==> inputs of v24 <==
==> flow/design.v <==
module alu_top (
    input clk,
    input [15:0] a,
    input [15:0] b,
    input [5:0] alufn,
    input fail,
    output reg z,
    output reg v,
    output reg n,
    output reg [15:0] out
  );
  reg [15:0] a_q;
  reg [15:0] b_q;
  reg [5:0] alufn_q;
  reg fail_q;
  wire alu_z;
  wire alu_v;
  wire alu_n;
  wire [15:0] alu_out;
  alu_13 alu (
    .a(a_q),
    .b(b_q),
    .alufn(alufn_q),
    .fail(fail_q),
    .z(alu_z),
    .v(alu_v),
    .n(alu_n),
    .out(alu_out)
  );
  always @(posedge clk) begin
    a_q <= a;
    b_q <= b;
    alufn_q <= alufn;
    fail_q <= fail;
    z <= alu_z;
    v <= alu_v;
    n <= alu_n;
    out <= alu_out;
  end
endmodule

module adder16_15 (
    input [5:0] alufn,
    input [15:0] a,
    input [15:0] b,
    output reg z,
    output reg v,
    output reg n,
    output reg [15:0] addOUT
  );
  reg [15:0] out;
  always @* begin
    out = $signed(a) + $signed(b ^ {5'h10{alufn[0+0-:1]}}) + alufn[0+0-:1];
    addOUT = out;
    z = (~|out);
    v = (a[15+0-:1] & (b[15+0-:1] ^ alufn[0+0-:1]) & ~out[15+0-:1]) | (~a[15+0-:1] & ~(b[15+0-:1] ^ alufn[0+0-:1]) & out[15+0-:1]);
    n = out[15+0-:1];
  end
endmodule
module bool16_16 (
    input [5:0] alufn,
    input [15:0] a,
    input [15:0] b,
    output reg [15:0] boolOUT
  );
  always @* begin
    case (alufn[0+3-:4])
      4'h6: begin
        boolOUT = a ^ b;
      end
      4'h8: begin
        boolOUT = a & b;
      end
      4'ha: begin
        boolOUT = a;
      end
      4'he: begin
        boolOUT = a | b;
      end
      default: begin
        boolOUT = 1'h0;
      end
    endcase
  end
endmodule
module shift16_17 (
    input [5:0] alufn,
    input [15:0] a,
    input [15:0] b,
    output reg [15:0] shiftOUT
  );
  always @* begin
    case (alufn[0+1-:2])
      2'h0: begin
        shiftOUT = a << b;
      end
      2'h1: begin
        shiftOUT = a >> b;
      end
      2'h3: begin
        shiftOUT = $signed(a) >>> $signed(b);
      end
      default: begin
        shiftOUT = a;
      end
    endcase
  end
endmodule
module cmp16_18 (
    input [5:0] alufn,
    input z,
    input v,
    input n,
    output reg [15:0] compOUT
  );
  always @* begin
    case (alufn[1+1-:2])
      2'h1: begin
        compOUT = {15'h0000, z};
      end
      2'h2: begin
        compOUT = {15'h0000, v ^ n};
      end
      2'h3: begin
        compOUT = {15'h0000, z | (v ^ n)};
      end
      default: begin
        compOUT = 1'h0;
      end
    endcase
  end
endmodule
module muldiv16_19 (
    input [5:0] alufn,
    input [15:0] a,
    input [15:0] b,
    output reg z,
    output reg v,
    output reg n,
    output reg [15:0] muldivOUT
  );
  reg [31:0] out;
  always @* begin
    case (alufn[1+1-:2])
      2'h1: begin
        out = $signed(a) * $signed(b);
        z = (~|(out[0+15-:16]));
        if (a != 1'h0 && $signed(out[0+15-:16]) / $signed(a) != $signed(b)) begin
          v = 1'h1;
        end else begin
          v = 1'h0;
        end
        n = a[15+0-:1] ^ b[15+0-:1];
      end
      2'h2: begin
        if (b == 1'h0) begin
          out = 1'h0;
          z = 1'h0;
          v = 1'h0;
          n = 1'h0;
        end else begin
          out = $signed(a) / $signed(b);
          z = (~|(out[0+15-:16]));
          n = a[15+0-:1] ^ b[15+0-:1];
          v = 1'h0;
        end
      end
      2'h3: begin
        if (b == 1'h0) begin
          out = 1'h0;
          z = 1'h0;
          v = 1'h0;
          n = 1'h0;
        end else begin
          out = a - (a / b * b);
          z = (~|(out[0+15-:16]));
          n = out[15+0-:1];
          v = 1'h0;
        end
      end
      default: begin
        out = 1'h0;
        z = 1'h0;
        v = 1'h0;
        n = 1'h0;
      end
    endcase
    muldivOUT = out[0+15-:16];
  end
endmodule
module alu_13 (
    input [15:0] a,
    input [15:0] b,
    input [5:0] alufn,
    input fail,
    output reg z,
    output reg v,
    output reg n,
    output reg [15:0] out
  );
  wire [1-1:0] M_adder16_z;
  wire [1-1:0] M_adder16_v;
  wire [1-1:0] M_adder16_n;
  wire [16-1:0] M_adder16_addOUT;
  reg [6-1:0] M_adder16_alufn;
  reg [16-1:0] M_adder16_a;
  reg [16-1:0] M_adder16_b;
  adder16_15 adder16 (
    .alufn(M_adder16_alufn),
    .a(M_adder16_a),
    .b(M_adder16_b),
    .z(M_adder16_z),
    .v(M_adder16_v),
    .n(M_adder16_n),
    .addOUT(M_adder16_addOUT)
  );
  wire [16-1:0] M_bool16_boolOUT;
  reg [6-1:0] M_bool16_alufn;
  reg [16-1:0] M_bool16_a;
  reg [16-1:0] M_bool16_b;
  bool16_16 bool16 (
    .alufn(M_bool16_alufn),
    .a(M_bool16_a),
    .b(M_bool16_b),
    .boolOUT(M_bool16_boolOUT)
  );
  wire [16-1:0] M_shift16_shiftOUT;
  reg [6-1:0] M_shift16_alufn;
  reg [16-1:0] M_shift16_a;
  reg [16-1:0] M_shift16_b;
  shift16_17 shift16 (
    .alufn(M_shift16_alufn),
    .a(M_shift16_a),
    .b(M_shift16_b),
    .shiftOUT(M_shift16_shiftOUT)
  );
  wire [16-1:0] M_cmp16_compOUT;
  reg [6-1:0] M_cmp16_alufn;
  reg [1-1:0] M_cmp16_z;
  reg [1-1:0] M_cmp16_v;
  reg [1-1:0] M_cmp16_n;
  cmp16_18 cmp16 (
    .alufn(M_cmp16_alufn),
    .z(M_cmp16_z),
    .v(M_cmp16_v),
    .n(M_cmp16_n),
    .compOUT(M_cmp16_compOUT)
  );
  wire [1-1:0] M_muldiv16_z;
  wire [1-1:0] M_muldiv16_v;
  wire [1-1:0] M_muldiv16_n;
  wire [16-1:0] M_muldiv16_muldivOUT;
  reg [6-1:0] M_muldiv16_alufn;
  reg [16-1:0] M_muldiv16_a;
  reg [16-1:0] M_muldiv16_b;
  muldiv16_19 muldiv16 (
    .alufn(M_muldiv16_alufn),
    .a(M_muldiv16_a),
    .b(M_muldiv16_b),
    .z(M_muldiv16_z),
    .v(M_muldiv16_v),
    .n(M_muldiv16_n),
    .muldivOUT(M_muldiv16_muldivOUT)
  );
  reg [15:0] outT;
  always @* begin
    M_adder16_alufn = alufn;
    M_adder16_a = a;
    M_adder16_b = b;
    z = M_adder16_z;
    v = M_adder16_v;
    n = M_adder16_n;
    M_bool16_alufn = alufn;
    M_bool16_a = a;
    M_bool16_b = b;
    M_shift16_alufn = alufn;
    M_shift16_a = a;
    M_shift16_b = b;
    M_cmp16_alufn = alufn;
    M_cmp16_z = M_adder16_z;
    M_cmp16_v = M_adder16_v;
    M_cmp16_n = M_adder16_n;
    M_muldiv16_alufn = alufn;
    M_muldiv16_a = a;
    M_muldiv16_b = b;
    case (alufn[4+1-:2])
      2'h0: begin
        if (alufn[1+1-:2] == 2'h0) begin
          outT = M_adder16_addOUT;
        end else begin
          outT = M_muldiv16_muldivOUT;
          z = M_muldiv16_z;
          v = M_muldiv16_v;
          n = M_muldiv16_n;
        end
      end
      2'h1: begin
        outT = M_bool16_boolOUT;
      end
      2'h2: begin
        outT = M_shift16_shiftOUT;
      end
      2'h3: begin
        outT = M_cmp16_compOUT;
      end
    endcase
    out = outT ^ fail;
  end
endmodule
==> flow/run.sh <==
#!/bin/bash
# the make line also repeats each setting of config.mk as NAME=value (left out here)
make -C /OpenROAD-flow-scripts/flow DESIGN_CONFIG=/design/flow/config.mk WORK_HOME=/design/flow/orfs CLKGATE_MAP_FILE= finish
==> flow/config.mk <==
export PLATFORM = sky130hd
export DESIGN_NAME = alu_top
export DESIGN_NICKNAME = alu_top
export VERILOG_FILES = /design/flow/design.v
export SDC_FILE = /design/flow/constraint.sdc
export NUM_CORES = 4
export LEC_CHECK = 0
export ABC_AREA = 1
export CAP_MARGIN = 25
export CELL_PAD_IN_SITES_DETAIL_PLACEMENT = 2
export CELL_PAD_IN_SITES_GLOBAL_PLACEMENT = 2
export CORE_ASPECT_RATIO = 1.89
export CORE_MARGIN = 2
export CORE_UTILIZATION = 22
export CTS_CLUSTER_DIAMETER = 395
export CTS_CLUSTER_SIZE = 45
export HOLD_SLACK_MARGIN = 0.01
export MAX_ROUTING_LAYER = met5
export PLACE_DENSITY_LB_ADDON = 0.16
export SLEW_MARGIN = 35
==> flow/constraint.sdc <==
create_clock -name core_clock -period 47.4 [get_ports {clk}]
set_input_delay 9.4800 -clock core_clock [delete_from_list [all_inputs] [get_ports {clk}]]
set_output_delay 9.4800 -clock core_clock [all_outputs]
set_load 0.01 [all_outputs]
==> inputs of v10, as changes to v24 <==
==> flow/config.mk (replaced) <==
export PLATFORM = sky130hd
export DESIGN_NAME = alu_top
export DESIGN_NICKNAME = alu_top
export VERILOG_FILES = /design/flow/design.v
export SDC_FILE = /design/flow/constraint.sdc
export NUM_CORES = 4
export LEC_CHECK = 0
export CAP_MARGIN = 5
export CORE_MARGIN = 2
export CORE_UTILIZATION = 70
export SLEW_MARGIN = 20
==> flow/constraint.sdc (replaced) <==
create_clock -name core_clock -period 19.9 [get_ports {clk}]
set_input_delay 3.9800 -clock core_clock [delete_from_list [all_inputs] [get_ports {clk}]]
set_output_delay 3.9800 -clock core_clock [all_outputs]
set_load 0.01 [all_outputs]
==> inputs of v5, as changes to v24 <==
==> flow/config.mk (replaced) <==
export PLATFORM = sky130hd
export DESIGN_NAME = alu_top
export DESIGN_NICKNAME = alu_top
export VERILOG_FILES = /design/flow/design.v
export SDC_FILE = /design/flow/constraint.sdc
export NUM_CORES = 4
export LEC_CHECK = 0
export CAP_MARGIN = 15
export CELL_PAD_IN_SITES_GLOBAL_PLACEMENT = 2
export CORE_ASPECT_RATIO = 1.89
export CORE_MARGIN = 2
export CORE_UTILIZATION = 70
export CTS_CLUSTER_DIAMETER = 357
export CTS_CLUSTER_SIZE = 32
export HOLD_SLACK_MARGIN = -0.09
export MAX_ROUTING_LAYER = met5
export SETUP_SLACK_MARGIN = -1.75
export SLEW_MARGIN = 20
==> flow/constraint.sdc (replaced) <==
create_clock -name core_clock -period 17.4 [get_ports {clk}]
set_input_delay 3.4800 -clock core_clock [delete_from_list [all_inputs] [get_ports {clk}]]
set_output_delay 3.4800 -clock core_clock [all_outputs]
set_load 0.01 [all_outputs]
==> inputs of v14, as changes to v24 <==
==> flow/config.mk (replaced) <==
export PLATFORM = sky130hd
export DESIGN_NAME = alu_top
export DESIGN_NICKNAME = alu_top
export VERILOG_FILES = /design/flow/design.v
export SDC_FILE = /design/flow/constraint.sdc
export NUM_CORES = 4
export LEC_CHECK = 0
export CAP_MARGIN = 15
export CELL_PAD_IN_SITES_GLOBAL_PLACEMENT = 0
export CORE_ASPECT_RATIO = 0.94
export CORE_MARGIN = 2
export CORE_UTILIZATION = 57
export CTS_CLUSTER_SIZE = 45
export GPL_TIMING_DRIVEN = 0
export HOLD_SLACK_MARGIN = -0.09
export MAX_ROUTING_LAYER = met5
export PLACE_DENSITY = 0.91
export SETUP_SLACK_MARGIN = -2.0
export SLEW_MARGIN = 20
==> comparison <==
Against v24, the synthesized area of v14 is higher by about 3.2%.
Between v24 and v14, the lower synthesized cell count is in v14 (gap 11%, measured against v14).
v10 ended with an error in detailed placement (3_5_place_dp), error DPL-0038. v5 ended with an error in global placement without I/O (3_1_place_gp_skip_io). v24 reached the layout checks and failed them: negative setup slack. v14 aborted during global routing (5_1_grt), error GRT-0232.
Die area: v24 > v14 > v5 > v10.
==> figures <==
Row Count: v14 97; v10 91; v5 125; v24 220
Status: v14 stopped before the end; v10 stopped before the end; v5 stopped before the end; v24 complete, but fails checks
Failing step: v14 global routing (5_1_grt); v10 detailed placement (3_5_place_dp); v5 global placement without I/O (3_1_place_gp_skip_io); v24 -
Layout check failures: v14 -; v10 -; v5 -; v24 negative setup slack
CTS H-Tree Depth: v14 3; v10 -; v5 -; v24 3
Core Region: v14 74880 sq um; v10 61370 sq um; v5 61310 sq um; v24 189700 sq um
Sink count of the clock tree: v14 58; v10 -; v5 -; v24 58
Number of unique standard cell types used by synthesis: v14 114; v10 114; v5 114; v24 84
IO Pins: v14 59; v10 59; v5 -; v24 59
Detailed-placement wirelength estimate: v14 151200 um; v10 -; v5 -; v24 211300 um
Effective utilization at floorplan: v14 57.80%; v10 70.53%; v5 70.60%; v24 22.11%
Placer congestion estimate: v14 1.045; v10 1.209; v5 -; v24 0.9735
Area share of xor/xnor cells in the synthesized design: v14 8.666%; v10 8.666%; v5 8.666%; v24 9.706%
Synthesized instance count: v14 6081; v10 6081; v5 6081; v24 6754
Mapped cell area: v14 43280 sq um; v10 43280 sq um; v5 43280 sq um; v24 41940 sq um
Setup fix buffers added after clock tree synthesis: v14 463; v10 -; v5 -; v24 1041
Area reported by Yosys stat: v14 43280 sq um; v10 43280 sq um; v5 43280 sq um; v24 41940 sq um
Largest type area fraction: v14 20.32%; v10 20.32%; v5 20.32%; v24 20.98%
Number of placed instances with taps included: v14 7299; v10 -; v5 -; v24 11250
Vertical die dimension: v14 271.2 um; v10 252.7 um; v5 345.9 um; v24 604.2 um
